before:
Design mac_demo, start of the top module:
module mac_demo(input    clk, 
           input    reset, 
           input    ena,
   	   input    signed [16-1 : 0] k,
           input    signed [16-1 : 0] x,   
           output   signed [2 * 16 - 1 : 0] acc_out
          ) ;
           wire     signed [2 * 16 - 1 : 0] p ;
           wire     signed [2 * 16 - 1 : 0] acc_in ;
   multiplier  #(.width(16)) mult_0(.multiplicand(k),
                                          .multiplier(x),
                       			  .product(p)
                			  ) ;
   adder     #(.width(2*16)) add_0(.a(p),
                			 .b(acc_out),
                			 .sum(acc_in)
               				) ;
   accumulator  #(.width(2*16))  acc_0(.clk(clk),
                   			     .reset(reset),
                   			     .ena(ena),
                   			     .acc_in(acc_in),
                   			     .acc_out(acc_out)
                   			) ;
endmodule
Size: about 1,700 cells after synthesis, ~67 I/O pins.
clock: 3.91 ns
lec_check: 0
abc_area: 1
cap_margin: 20
core_aspect_ratio: 0.5
core_margin: 2
core_utilization: 57
cts_cluster_diameter: 348
cts_cluster_size: 98
place_density: 0.41
setup_slack_margin: 1.04
slew_margin: 20
run.sh (not shown) runs the stock make flow with config.mk's settings and CLKGATE_MAP_FILE=.
before: flow complete, layout not clean; failing: negative setup slack
Here is what was changed in the inputs of after compared with before.
Settings: clearing ABC_AREA, which used to be 1; swapping 57 for 43 in CORE_UTILIZATION; clearing CTS_CLUSTER_SIZE, which used to be 98; clearing SETUP_SLACK_MARGIN, which used to be 1.04; clearing CORE_ASPECT_RATIO, which used to be 0.5; clearing PLACE_DENSITY, which used to be 0.41; clearing CTS_CLUSTER_DIAMETER, which used to be 348; swapping 3.91 for 4.18 in the clock period (ns, I/O delays scaled along).
Results
| after | all stages done | FAIL | negative setup slack |. Comparing before and after, synthesized chip area reported by yosys is higher on before. Looking at clock-buffer cell count, after sits 1 above before. Final worst-path setup slack (higher): before. [compare] base=before new=after: sequential share of layout area shows an increase of 0.46 points, final design area excluding fillers shows a reduction of 12%.

* * *

mac_demo again, from the RTL that the note above started with.
==> flow/design.v (excerpt) <==
module mac_demo(input    clk, 
           input    reset, 
           input    ena,
   	   input    signed [16-1 : 0] k,
           input    signed [16-1 : 0] x,   
           output   signed [2 * 16 - 1 : 0] acc_out
          ) ;
           wire     signed [2 * 16 - 1 : 0] p ;
           wire     signed [2 * 16 - 1 : 0] acc_in ;
   multiplier  #(.width(16)) mult_0(.multiplicand(k),
                                          .multiplier(x),
                       			  .product(p)
                			  ) ;
   adder     #(.width(2*16)) add_0(.a(p),
                			 .b(acc_out),
                			 .sum(acc_in)
               				) ;
   accumulator  #(.width(2*16))  acc_0(.clk(clk),
                   			     .reset(reset),
                   			     .ena(ena),
                   			     .acc_in(acc_in),
                   			     .acc_out(acc_out)
                   			) ;
endmodule
clock: 6.52 ns
lec_check: 0
cap_margin: 20
core_margin: 2
core_utilization: 72
cts_cluster_size: 79
hold_slack_margin: -0.1
place_density: 0.35
slew_margin: 20
tns_end_percent: 5
The first run finished but fails on setup timing.
==> next run, changes <==
CTS_CLUSTER_SIZE = 28   (was 79)
HOLD_SLACK_MARGIN = unset   (was -0.1)
PLACE_DENSITY = 0.71   (was 0.35)
SETUP_SLACK_MARGIN = 1.15   (was unset)
TNS_END_PERCENT = unset   (was 5)
clock period = 4.52 ns   (was 6.52 ns; I/O delays follow)
After rerunning: With this change the flow ended with an error in global routing (5_1_grt), error DPL-0038. Die area is unchanged. Area after synthesis stays the same. Synthesized cell count does not change.
==> next run, changes <==
CORE_UTILIZATION = 40   (was 72)
CTS_CLUSTER_SIZE = unset   (was 28)
PLACE_DENSITY = unset   (was 0.71)
SETUP_SLACK_MARGIN = unset   (was 1.15)
clock period = 7.0 ns   (was 4.52 ns; I/O delays follow)
The changed run completed without violations. Synthesized area is unchanged. Die area climbs by 77%. Synthesized cell count stays the same.
==> next run, changes <==
CAP_MARGIN = 15   (was 20)
CELL_PAD_IN_SITES_DETAIL_PLACEMENT = 2   (was unset)
CELL_PAD_IN_SITES_GLOBAL_PLACEMENT = 2   (was unset)
CORE_ASPECT_RATIO = 1.1   (was unset)
CTS_CLUSTER_DIAMETER = 289   (was unset)
CTS_CLUSTER_SIZE = 41   (was unset)
MAX_ROUTING_LAYER = met4   (was unset)
SETUP_SLACK_MARGIN = 1.95   (was unset)
=> This time the run finished but fails on setup timing; area after synthesis is unchanged; fmax is lower by 5.2%; clock-buffer cell count increases by 1; cell count went up by 1.9%; setup slack got worse by 370 ps.
==> next run, changes <==
ABC_AREA = 1   (was unset)
CORE_ASPECT_RATIO = 0.86   (was 1.1)
CTS_CLUSTER_SIZE = 36   (was 41)
PLACE_DENSITY_LB_ADDON = 0.1   (was unset)
After rerunning: Now the flow died in clock tree synthesis (4_1_cts); area after synthesis rose by about 7%; synthesized cell count rose by 29%; die size rose by about 7%.

* * *

Setup of v26:
Starting RTL as in the previous note.
Settings: LEC_CHECK=0, ABC_AREA=1, CAP_MARGIN=20, CORE_ASPECT_RATIO=0.5, CORE_MARGIN=2, CORE_UTILIZATION=72, CTS_CLUSTER_DIAMETER=359, CTS_CLUSTER_SIZE=99, PLACE_DENSITY=0.37, SLEW_MARGIN=20, TNS_END_PERCENT=10; clock period 4.46 ns.
The log for v26 ends in global routing with error GRT-0116, so the run never completed.
What v48 does differently from v26 at the input level:
Settings: TNS_END_PERCENT: 10 -> 5; CORE_ASPECT_RATIO: 0.5 -> 1.46; SETUP_SLACK_MARGIN: unset -> -0.34.
- Flow for v48 halted at global routing, error code GRT-0116.
- As of v48, post-cts repair resize count had risen by more than a quarter compared to v26.
- Compared with v26, in v48 synthesized cell count now sits at about the same level, number of cell rows now sits higher, sequential cell area fraction in the yosys report now sits at about the same level.
- Taking v48 over v26, the placed wire-length estimate after detailed placement ratio works out to 0.887.
- Die area across v48 and v26: no real change.
- v48 vs. v26: core area up about 1.2%, starting density of the core -0.84 points, count of hold buffers inserted by post-cts repair now sits at about the same level.
Edits applied to the flow inputs when going from v48 to v9:
Settings: swapping 72 for 46 in CORE_UTILIZATION; clearing PLACE_DENSITY, which used to be 0.37; clearing SETUP_SLACK_MARGIN, which used to be -0.34; clearing CORE_ASPECT_RATIO, which used to be 1.46; clearing CTS_CLUSTER_SIZE, which used to be 99; clearing CTS_CLUSTER_DIAMETER, which used to be 359; clearing ABC_AREA, which used to be 1; clearing TNS_END_PERCENT, which used to be 5; swapping 4.46 for 6.89 in the clock period (ns, I/O delays scaled along).
## What came out
Completing all stages was not enough for v9: its layout failed the final checks because of negative setup slack. Of v48 and v9, the higher setup fix buffers added after clock tree synthesis belongs to v48. In v9, the summed standard-cell area reported by yosys came out 820 sq um below the value in v48. Synthesized-area fraction occupied by adder cells (lower): v48. Floorplan core area delta for v9 relative to v48: about 46% higher. Compared with v48, in v9 net count of the mapped netlist lower; routability-driven placement congestion ratio lower; floorplan die area higher. v9 vs v48, xor/xnor share of the synthesized area went up by 1.4 points.
Setup changes, v9 to v53
Settings: an added CTS_CLUSTER_DIAMETER of 36; a change of CORE_UTILIZATION from 46 to 65; a change of the clock period (ns, I/O delays scaled along) from 6.89 to 6.58.
==> comparison <==
STATUS run=v53 STAGES=ALL_DONE FINAL_CHECKS=FAILED CAUSE=negative setup slack
Diff v9..v53 | clock network contribution to total cell area | negligible
Total wire length: v9 vs v53, no meaningful difference
Between v53 and v9, it is v53 whose half-perimeter wire length after placement is lower, by 3.3%.
NOTE: die area in v53 falls short of that of v9
Changes observed in v53 relative to v9: sequential share of layout area level.
In the tables for v9 and v53, relative area change from synthesis to final layout reads higher with v9.
Sort v9 and v53 by final cycle utilization of the critical path asc -> top: v9
The timing endpoint of the critical path comes out acc_0.acc_out[28] in one run and acc_0.acc_out[26] in the other, namely in v53 and v9 respectively.
Final cell area excluding filler cells ended up about 0.8% lower on v53 than on v9.
On total met2 wirelength after detailed routing, the higher figure sits with v9, not v53.
### v53 -> v59
Settings: CTS_CLUSTER_DIAMETER now 42, was 36; CORE_UTILIZATION now 68, was 65; the clock period (ns, I/O delays scaled along) now 6.45, was 6.58.
Notes after the runs:
Across v59 and v53, no clean finish was achieved. v59 finished all stages; layout check result: FAIL, due to negative setup slack. | v53 | all stages done | FAIL | negative setup slack |. Looking at via count of the first global-routing pass, v59 sits 249 higher than v53 does. Utilization, v59 and v53: higher on v59. Taking v53 as the reference, in v59 post-route worst setup slack went up 25 ps; leftover overflow at the end of global routing now sits at about the same level. Going from v53 to v59, standard cell area after detailed placement saw an increase, smallest hold slack saw an increase. Proportion of cell area occupied by registers delta (v59 -> v53): insignificant.

* * *

mac_demo again, from the RTL that the note above started with.
clock: 3.9 ns
lec_check: 0
cap_margin: 20
core_margin: 2
core_utilization: 72
cts_cluster_diameter: 42
cts_cluster_size: 79
hold_slack_margin: 0.27
place_density: 0.35
setup_slack_margin: 1.02
slew_margin: 20
tns_end_percent: 40
The first run finished but failed the layout checks on negative setup slack.
Change:
Settings changed: CORE_UTILIZATION 72 to 65, CTS_CLUSTER_DIAMETER 42 to not set, HOLD_SLACK_MARGIN 0.27 to not set, PLACE_DENSITY 0.35 to not set, SETUP_SLACK_MARGIN 1.02 to not set, TNS_END_PERCENT 40 to 5.
Clock period 3.9 ns to 6.52 ns, I/O delays scaled along.
=>
- The changed run finished with negative setup slack left
- first-iteration DRC count fell by 62%
- core utilization fell by 11 points
- setup slack gains 2400 ps
- synthesized cell count does not change
- cell count fell by 1.7%
- global-route usage fell by 13 points
- sequential share of layout area rose by 0.15 points
- design area fell by 3.6%
Change:
Settings changed: CORE_ASPECT_RATIO set to 1.03, CORE_UTILIZATION 65 to 40, CTS_CLUSTER_SIZE 79 to not set, GPL_TIMING_DRIVEN set to 0, TNS_END_PERCENT 5 to not set.
Clock period 6.52 ns to 7.0 ns, I/O delays scaled along.
Result: With this change the flow completed without violations; non-clock buffer count is lower by 109; cell area went down by 3.3%; core utilization falls by 34 points; global-route usage decreases by 12 points.

* * *

tundra:
mac_demo again, from the RTL that the note above started with.
// mac_demo
module mac_demo(input    clk, 
           input    reset, 
           input    ena,
   	   input    signed [16-1 : 0] k,
           input    signed [16-1 : 0] x,   
           output   signed [2 * 16 - 1 : 0] acc_out
          ) ;
           wire     signed [2 * 16 - 1 : 0] p ;
           wire     signed [2 * 16 - 1 : 0] acc_in ;
   multiplier  #(.width(16)) mult_0(.multiplicand(k),
                                          .multiplier(x),
                       			  .product(p)
                			  ) ;
   adder     #(.width(2*16)) add_0(.a(p),
                			 .b(acc_out),
                			 .sum(acc_in)
               				) ;
   accumulator  #(.width(2*16))  acc_0(.clk(clk),
                   			     .reset(reset),
                   			     .ena(ena),
                   			     .acc_in(acc_in),
                   			     .acc_out(acc_out)
                   			) ;
endmodule
clock: 4.82 ns
lec_check: 0
abc_area: 0
cap_margin: 15
cell_pad_in_sites_detail_placement: 1
cell_pad_in_sites_global_placement: 1
core_aspect_ratio: 1.03
core_margin: 3
core_utilization: 40
cts_cluster_size: 18
gpl_routability_driven: 0
gpl_timing_driven: 0
min_routing_layer: met2
setup_slack_margin: -0.43
slew_margin: 25
STATUS run=tundra STAGES=ALL_DONE FINAL_CHECKS=FAILED CAUSE=negative setup slack
Input-level comparison between nickel and tundra:
Settings: ABC_AREA no longer set, was 0; SETUP_SLACK_MARGIN no longer set, was -0.43; GPL_TIMING_DRIVEN no longer set, was 0; SLEW_MARGIN now 20, was 25; GPL_ROUTABILITY_DRIVEN no longer set, was 0; CORE_ASPECT_RATIO no longer set, was 1.03; CAP_MARGIN now 20, was 15; MIN_ROUTING_LAYER no longer set, was met2; CTS_CLUSTER_SIZE no longer set, was 18; CELL_PAD_IN_SITES_GLOBAL_PLACEMENT no longer set, was 1; CORE_MARGIN now 2, was 3; CELL_PAD_IN_SITES_DETAIL_PLACEMENT no longer set, was 1; the clock period (ns, I/O delays scaled along) now 6.89, was 4.82.
[summary]
Both conditions hold for nickel: the flow ran to the end and the final layout passed the timing, DRC and antenna checks. The number of cells on the critical path reported for nickel is greater than that of tundra by 1. Going from tundra to nickel, sequential cell count ~0 delta, worst setup slack +1.82 ns, data arrival time of the worst path +0.28 ns.
The inputs of violet differ from those of nickel as listed below.
Settings: putting PLACE_DENSITY at 0.36 where nothing was set; putting CTS_CLUSTER_SIZE at 95 where nothing was set; swapping 40 for 68 in CORE_UTILIZATION; swapping 6.89 for 5.93 in the clock period (ns, I/O delays scaled along).
--- outcome ---
- | violet | all stages done | FAIL | negative setup slack |
- The number of buffers other than clock buffers in the final layout number comes out lower for nickel vs violet.
- In the reports for violet and nickel, the smaller met3 routed wirelength belongs to nickel.
- Across both runs, number of cells traversed by the worst register-to-register path was higher for violet than for nickel.
- violet — total negative setup slack 8.64 ns lower, nickel as reference
- Changes observed in violet relative to nickel: final worst-path cycle share picked up an extra 13 points; post-placement cell count lost 159; area growth from synthesis to layout picked up an extra 3.4 points; post-route core utilization picked up an extra 38 points.
### violet -> quartz
Settings: CORE_UTILIZATION now 69, was 68; PLACE_DENSITY no longer set, was 0.36; CTS_CLUSTER_SIZE now 28, was 95; the clock period (ns, I/O delays scaled along) now 4.52, was 5.93.
[summary]
quartz | ERROR | global routing. violet → quartz: floorplan die width decreased by 0.70% relative to the old numbers, pre-placement core utilization increased by 0.49 points relative to the old numbers. Comparing violet and quartz, the higher total placed instance area is on quartz. On weighted congestion at the end of routability-driven global placement, the lower figure sits with violet, not quartz. As far as flip-flop and latch count after synthesis goes, quartz and violet are indistinguishable; the numbers are identical. Diff quartz..violet | post-synthesis chip area from yosys | unchanged. Against violet, total die size in quartz fell slightly. quartz -> violet: number of H-tree levels delta 0, exact match. Reported for violet and quartz, floorplan row count turned out identical to the last digit.

* * *

## amber
mac_demo again, from the RTL that the note above started with.
// mac_demo
module mac_demo(input    clk, 
           input    reset, 
           input    ena,
   	   input    signed [16-1 : 0] k,
           input    signed [16-1 : 0] x,   
           output   signed [2 * 16 - 1 : 0] acc_out
          ) ;
           wire     signed [2 * 16 - 1 : 0] p ;
           wire     signed [2 * 16 - 1 : 0] acc_in ;
   multiplier  #(.width(16)) mult_0(.multiplicand(k),
                                          .multiplier(x),
                       			  .product(p)
                			  ) ;
   adder     #(.width(2*16)) add_0(.a(p),
                			 .b(acc_out),
                			 .sum(acc_in)
               				) ;
   accumulator  #(.width(2*16))  acc_0(.clk(clk),
                   			     .reset(reset),
                   			     .ena(ena),
                   			     .acc_in(acc_in),
                   			     .acc_out(acc_out)
                   			) ;
endmodule
clock: 5.93 ns
lec_check: 0
cap_margin: 20
core_margin: 2
core_utilization: 72
cts_cluster_diameter: 396
cts_cluster_size: 95
place_density: 0.36
slew_margin: 20
To summarise amber: no stage aborted, but the layout did not pass its checks, failing on setup timing.
Input-level comparison between indigo and amber:
Settings: a change of CORE_UTILIZATION from 72 to 67; a change of PLACE_DENSITY from 0.36 to 0.4; a change of CTS_CLUSTER_DIAMETER from 396 to 268; a change of the clock period (ns, I/O delays scaled along) from 5.93 to 6.3.
==> comparison <==
Layout checks on indigo: not met. Flow itself completed; violations: setup timing.
Against amber as the reference, indigo delivers a lower met1 wire length.
The higher routed wire length of indigo and amber is in amber.
Changes observed in indigo relative to amber: sequential share of layout area about even, total met2 wirelength after detailed routing fell about 18%, floorplan-stage core utilization fell 5.4 points.
diff inputs: indigo => harbor
Settings: SETUP_SLACK_MARGIN newly set to 1.78; CTS_CLUSTER_SIZE changed from 95 to 79; CAP_MARGIN changed from 20 to 30; SLEW_MARGIN changed from 20 to 35; CORE_ASPECT_RATIO newly set to 0.98; CORE_UTILIZATION changed from 67 to 72; CTS_CLUSTER_DIAMETER changed from 268 to 34; GPL_TIMING_DRIVEN newly set to 1; TNS_END_PERCENT newly set to 40; PLACE_DENSITY_LB_ADDON newly set to 0.01; PLACE_DENSITY removed (was 0.4); GPL_ROUTABILITY_DRIVEN newly set to 1; MAX_ROUTING_LAYER newly set to met4.
Findings:
- Compared with indigo, placement density in the core of harbor is higher.
- harbor vs indigo: met1 wire length up in harbor
- harbor against indigo: global-route wire length before repair up about 20%, wire length saw an increase.
- indigo -> harbor: x dimension of the die decreased by a few percent
- Final checks on harbor, whose flow otherwise completed, came back failing, citing setup timing.
Setup changes, harbor to lagoon
Settings: CORE_ASPECT_RATIO removed (was 0.98); GPL_TIMING_DRIVEN removed (was 1); MAX_ROUTING_LAYER removed (was met4); CAP_MARGIN changed from 30 to 20; PLACE_DENSITY newly set to 0.4; CORE_UTILIZATION changed from 72 to 67; CTS_CLUSTER_SIZE changed from 79 to 95; CTS_CLUSTER_DIAMETER changed from 34 to 268; ABC_AREA newly set to 1; SETUP_SLACK_MARGIN changed from 1.78 to 1.25; SLEW_MARGIN changed from 35 to 20; PLACE_DENSITY_LB_ADDON removed (was 0.01); TNS_END_PERCENT changed from 40 to 10; GPL_ROUTABILITY_DRIVEN removed (was 1).
- Ran to the end and failed final checks on setup timing: harbor.
- lagoon did not finish: a tool error stopped it during global routing (5_1_grt).
- Note that the Yosys chip area recorded for lagoon amounts to 1.07 times the value seen in harbor.
- When the final numbers for lagoon and harbor were put side by side, the routability congestion estimate turned out to be smaller in lagoon.
- Comparing standard-cell row count for lagoon and harbor, the bigger number came from lagoon.
- The xor and xnor fraction of the mapped netlist area reported for lagoon is smaller than that of harbor by 1.4 points.
- Diff lagoon and harbor: cell area after technology mapping higher in lagoon
